## oak
## master_ahb
module master_ahb(
  input  logic        clk_master,
  input  logic        rst_master,
  input  logic        HREADY,          
  input  logic [31:0] HRDATA,          
  input  logic [31:0] data_top,
  input  logic        write_top,       
  input  logic [3:0]  beat_length,     
  input  logic        enb,             
  input  logic [31:0] addr_top,
  input  logic        wrap_enb,        
  output logic [31:0] HADDR,
  output logic        HWRITE,
  output logic [2:0]  HSIZE,
  output logic [31:0] HWDATA,
  output logic [2:0]  HBURST,
  output logic [1:0]  HTRANS,
  output logic fifo_empty,
  output logic fifo_full
);
==> flow/config.mk <==
export PLATFORM = sky130hd
export DESIGN_NAME = master_ahb
export DESIGN_NICKNAME = master_ahb
export VERILOG_FILES = /design/flow/design.v
export SDC_FILE = /design/flow/constraint.sdc
export NUM_CORES = 4
export LEC_CHECK = 0
export CAP_MARGIN = 20
export CORE_MARGIN = 2
export CORE_UTILIZATION = 21
export PLACE_DENSITY = 0.6
export SLEW_MARGIN = 20
==> flow/constraint.sdc <==
create_clock -name core_clock -period 6.69 [get_ports {clk_master}]
set_input_delay 1.3380 -clock core_clock [delete_from_list [all_inputs] [get_ports {clk_master}]]
set_output_delay 1.3380 -clock core_clock [all_outputs]
set_load 0.01 [all_outputs]
run.sh (not shown) runs the stock make flow with config.mk's settings and CLKGATE_MAP_FILE=.
Modified inputs, pine compared to oak
--- a/flow/config.mk
+++ b/flow/config.mk
@@ -10 +10 @@
-export CORE_UTILIZATION = 21
+export CORE_UTILIZATION = 59
==> flow/constraint.sdc <==
create_clock -name core_clock -period 2.31 [get_ports {clk_master}]
set_input_delay 0.4620 -clock core_clock [delete_from_list [all_inputs] [get_ports {clk_master}]]
set_output_delay 0.4620 -clock core_clock [all_outputs]
set_load 0.01 [all_outputs]
Findings:
In pine the implementation ran to completion but is not tape-out ready, as the final checks report setup timing. For pine, the classification of the worst setup path was reg2reg, unlike oak, where it was reg2out. Per the comparison of pine with oak, largest net degree at the start of global routing -about 70%; global-route usage now larger; power in combinational cells now sits higher. Overall power after layout: pine vs oak up 24 mW. Floorplan utilization: pine > oak. Clock slew at the register clock pins of the worst setup and hold paths across pine and oak: no real change. Looking at worst setup timing slack at the placement stage across pine and oak, the one that comes out higher is oak. Re wire length: pine and oak aren't equal, and the lower value belongs to pine.
Edits applied to the flow inputs when going from pine to birch:
--- a/flow/config.mk
+++ b/flow/config.mk
@@ -10 +10,2 @@
-export CORE_UTILIZATION = 59
+export CORE_UTILIZATION = 70
+export CTS_CLUSTER_SIZE = 48
@@ -11,0 +13 @@
+export SETUP_SLACK_MARGIN = -0.11
==> flow/constraint.sdc <==
create_clock -name core_clock -period 2.5 [get_ports {clk_master}]
set_input_delay 0.5000 -clock core_clock [delete_from_list [all_inputs] [get_ports {clk_master}]]
set_output_delay 0.5000 -clock core_clock [all_outputs]
set_load 0.01 [all_outputs]
Notes after the runs:
No crash in birch: every stage finished, but the layout fails its final checks due to setup timing. pine: complete, dirty (setup timing). pine consumes more power than birch. pine → birch: met2 capacity usage during global routing increased by 6.7 points relative to the old numbers, final instance area decreased by about 5% relative to the old numbers, flip-flop and latch area closely matched the old numbers. On portion of the layout cell area used by clock cells, pine and birch are neck and neck. Final core utilization: pine and birch compared, lower one is pine. Net count reported at finish, pine and birch: smaller value in birch. In the metrics for pine and birch, the one carrying the higher total global-route track usage is birch. Taking pine as the reference, in birch per-cell via count in the routed design rose 6.8%, wire length of the first global-routing pass fell about 0.3%, smallest setup slack after layout rose 0.17 ns.


## the previous run
Starting RTL as in the previous note.
Settings: LEC_CHECK=0, CAP_MARGIN=20, CORE_MARGIN=2, CORE_UTILIZATION=40, PLACE_DENSITY=0.6, SLEW_MARGIN=20; clock period 5.0 ns.
Edits applied to the flow inputs when going from the previous run to the current run:
Settings: setting GPL_ROUTABILITY_DRIVEN to 0 for the first time; setting ABC_AREA to 1 for the first time; removing PLACE_DENSITY (formerly 0.6).
Notes after the runs:
Higher sequential-to-total area share from yosys stat goes to the previous run over the current run. The current run falls short of the previous run in maximum ir drop on the vdd rail. Maximum frequency went down slightly going from the previous run to the current run. The portion of total power attributed to the clock network reported for the current run is smaller than that of the previous run by 5.8 points. Diff the current run..the previous run | count of final setup violators | unchanged.


Setup of build 98:
Starting RTL as in the previous note.
Settings: LEC_CHECK=0, ABC_AREA=1, CAP_MARGIN=20, CORE_MARGIN=10, CORE_UTILIZATION=40, CTS_CLUSTER_DIAMETER=302, CTS_CLUSTER_SIZE=18, GPL_ROUTABILITY_DRIVEN=0, MIN_ROUTING_LAYER=met1, PLACE_DENSITY=0.6, SLEW_MARGIN=40, TNS_END_PERCENT=45; clock period 2.59 ns.
The following lists how build 65 was set up differently from build 98:
Settings: removing PLACE_DENSITY (formerly 0.6); setting SETUP_SLACK_MARGIN to -0.01 for the first time; changing CTS_CLUSTER_DIAMETER from 302 to 160; changing CAP_MARGIN from 20 to 30; setting MAX_ROUTING_LAYER to met4 for the first time; changing SLEW_MARGIN from 40 to 20; changing TNS_END_PERCENT from 45 to 40; changing CORE_MARGIN from 10 to 2; changing CTS_CLUSTER_SIZE from 18 to 24; changing CORE_UTILIZATION from 40 to 59; removing ABC_AREA (formerly 1); changing the clock period (ns, I/O delays scaled along) from 2.59 to 3.31.
Notes after the runs:
Build 65 went all the way through the flow, and no timing, DRC or antenna check failed. Compared with build 98, in build 65 post-detailed-routing wire length decreased by about 10% relative to the old numbers, cell area decreased by 5.8% relative to the old numbers. Comparing build 98 and build 65, share of the cycle needed by the critical path after routing is lower on build 65. met4 as the top layer reached by signal wires was reported by build 65, and met5 by build 98. For register area, build 98 and build 65 come out practically identical. Flip-flop count came out exactly the same in build 98 and build 65.
The inputs of build 43 differ from those of build 65 as listed below.
Settings: TNS_END_PERCENT no longer set, was 40; CAP_MARGIN now 20, was 30; CORE_UTILIZATION now 66, was 59; MIN_ROUTING_LAYER no longer set, was met1; CTS_CLUSTER_DIAMETER no longer set, was 160; SETUP_SLACK_MARGIN now 0.68, was -0.01; CTS_CLUSTER_SIZE now 46, was 24; GPL_ROUTABILITY_DRIVEN no longer set, was 0; MAX_ROUTING_LAYER no longer set, was met4; the clock period (ns, I/O delays scaled along) now 2.59, was 3.31.
Findings:
Across build 65 and build 43, a clean result was obtained everywhere but in build 43. Build 43: all stages done; final checks FAILED (setup timing). In build 43 the count of clock-buffer cells in the layout turned out 47 higher than in build 65. Compared to build 65, build 43 has core box area about 10% lower. The first-pass GRT wire length in build 43 is 1.08 times that in build 65.
Input-level comparison between build 39 and build 43:
Settings: changing CORE_UTILIZATION from 66 to 40; removing CTS_CLUSTER_SIZE (formerly 46); removing SETUP_SLACK_MARGIN (formerly 0.68); setting PLACE_DENSITY to 0.6 for the first time; changing the clock period (ns, I/O delays scaled along) from 2.59 to 3.84.
--- outcome ---
- Build 39: flow completed, timing, DRC and antenna clean
- Compared build 39 against build 43; first-pass GRT wire length within noise.
- In build 39, register-to-register slack is higher than in build 43.
- Build 39 vs. build 43: sequential share of cell area went up by 3.4 points.
Inputs modified between build 39 and build 54:
Settings: PLACE_DENSITY removed (was 0.6); CORE_UTILIZATION changed from 40 to 61; the clock period (ns, I/O delays scaled along) changed from 3.84 to 2.59.
==> comparison <==
Build 54 finished every stage; the final checks, however, were not passed, the failures being setup timing. Final cycle utilization of the critical path came out higher on build 54 than on build 39. Looking at first-pass iteration count of the detailed router, build 54 sits below build 39. From build 39 to build 54 the numbers moved as follows: largest stage delay on the critical path comparable, share of the core filled with cells in the final layout now larger.
## Diff of input files: build 97 against build 54
Settings: CORE_UTILIZATION: 61 -> 72; CAP_MARGIN: 20 -> 0; HOLD_SLACK_MARGIN: unset -> -0.08; CTS_CLUSTER_SIZE: unset -> 13; CORE_ASPECT_RATIO: unset -> 0.9; SLEW_MARGIN: 20 -> 40; SETUP_SLACK_MARGIN: unset -> -0.13; the clock period (ns, I/O delays scaled along): 2.59 -> 2.25.
- On worst setup slack, build 97 does worse than build 54.
- Net switching power: higher on build 97
- What the final checks of build 97 revealed, after a flow that finished every stage, was a layout that fails on setup timing.
- Going from build 54 to build 97, post-placement cell area up 440 µm²; depth of the worst register-to-register path down 1.
- The estimated power of build 97 ends up higher than the estimate for build 54.


run A:
Starting RTL as in the previous note.
export LEC_CHECK = 0
export ABC_AREA = 1
export CAP_MARGIN = 30
export CELL_PAD_IN_SITES_DETAIL_PLACEMENT = 2
export CELL_PAD_IN_SITES_GLOBAL_PLACEMENT = 3
export CORE_MARGIN = 5
export CORE_UTILIZATION = 20
export GPL_TIMING_DRIVEN = 0
export HOLD_SLACK_MARGIN = 0.29
export MAX_ROUTING_LAYER = met4
export PLACE_DENSITY_LB_ADDON = 0.07
export SETUP_SLACK_MARGIN = 0.06
export SLEW_MARGIN = 10
export TNS_END_PERCENT = 25
create_clock -name core_clock -period 2.93 [get_ports {clk_master}]
Run A completed end to end with timing, DRC and antenna clean.
> inputs changed (run A -> run B)
==> flow/config.mk <==
export PLATFORM = sky130hd
export DESIGN_NAME = master_ahb
export DESIGN_NICKNAME = master_ahb
export VERILOG_FILES = /design/flow/design.v
export SDC_FILE = /design/flow/constraint.sdc
export NUM_CORES = 4
export LEC_CHECK = 0
export ABC_AREA = 1
export CAP_MARGIN = 20
export CELL_PAD_IN_SITES_GLOBAL_PLACEMENT = 3
export CORE_MARGIN = 5
export CORE_UTILIZATION = 40
export CTS_CLUSTER_SIZE = 86
export GPL_ROUTABILITY_DRIVEN = 0
export MIN_ROUTING_LAYER = met2
export PLACE_DENSITY_LB_ADDON = 0.04
export SLEW_MARGIN = 20
export TNS_END_PERCENT = 85
==> flow/constraint.sdc <==
create_clock -name core_clock -period 3.79 [get_ports {clk_master}]
set_input_delay 0.7580 -clock core_clock [delete_from_list [all_inputs] [get_ports {clk_master}]]
set_output_delay 0.7580 -clock core_clock [all_outputs]
set_load 0.01 [all_outputs]
[summary]
Every run in the comparison, run A and run B, completed the flow with a clean layout.
In run B, the register-to-register slack came out 0.72 ns above the value in run A.
Relative to run A, power density over the cells has gone down in run B.
On run B: total routed wire length on the met1 layer is about 100% lower than what run A gave.
Of run B and run A, the run reporting the higher layout clock buffer count was run A.
Input changes introduced in run C (baseline for comparison: run B):
==> flow/config.mk <==
export PLATFORM = sky130hd
export DESIGN_NAME = master_ahb
export DESIGN_NICKNAME = master_ahb
export VERILOG_FILES = /design/flow/design.v
export SDC_FILE = /design/flow/constraint.sdc
export NUM_CORES = 4
export LEC_CHECK = 0
export ABC_AREA = 1
export CAP_MARGIN = 20
export CELL_PAD_IN_SITES_DETAIL_PLACEMENT = 2
export CORE_MARGIN = 5
export CORE_UTILIZATION = 20
export MAX_ROUTING_LAYER = met4
export PLACE_DENSITY_LB_ADDON = 0.17
export SETUP_SLACK_MARGIN = 0.06
export SLEW_MARGIN = 10
export TNS_END_PERCENT = 100
==> flow/constraint.sdc <==
create_clock -name core_clock -period 2.93 [get_ports {clk_master}]
set_input_delay 0.5860 -clock core_clock [delete_from_list [all_inputs] [get_ports {clk_master}]]
set_output_delay 0.5860 -clock core_clock [all_outputs]
set_load 0.01 [all_outputs]
Notes after the runs:
Taking run C over run B, the first-iteration DRC count ratio works out to 0.24.
Of run B and run C, the higher internal power belongs to run C.
Going from run B to run C, number of signal-net buffers in the layout moved up, first-pass iteration count of the detailed router moved down, number of instances in the synthesized netlist level.
Smallest hold slack ended up 0.038 ns lower on run C than on run B.
| normalized max-slew margin | lower: run B |
No activity file was given, so power comes from the tool's default toggle rates.
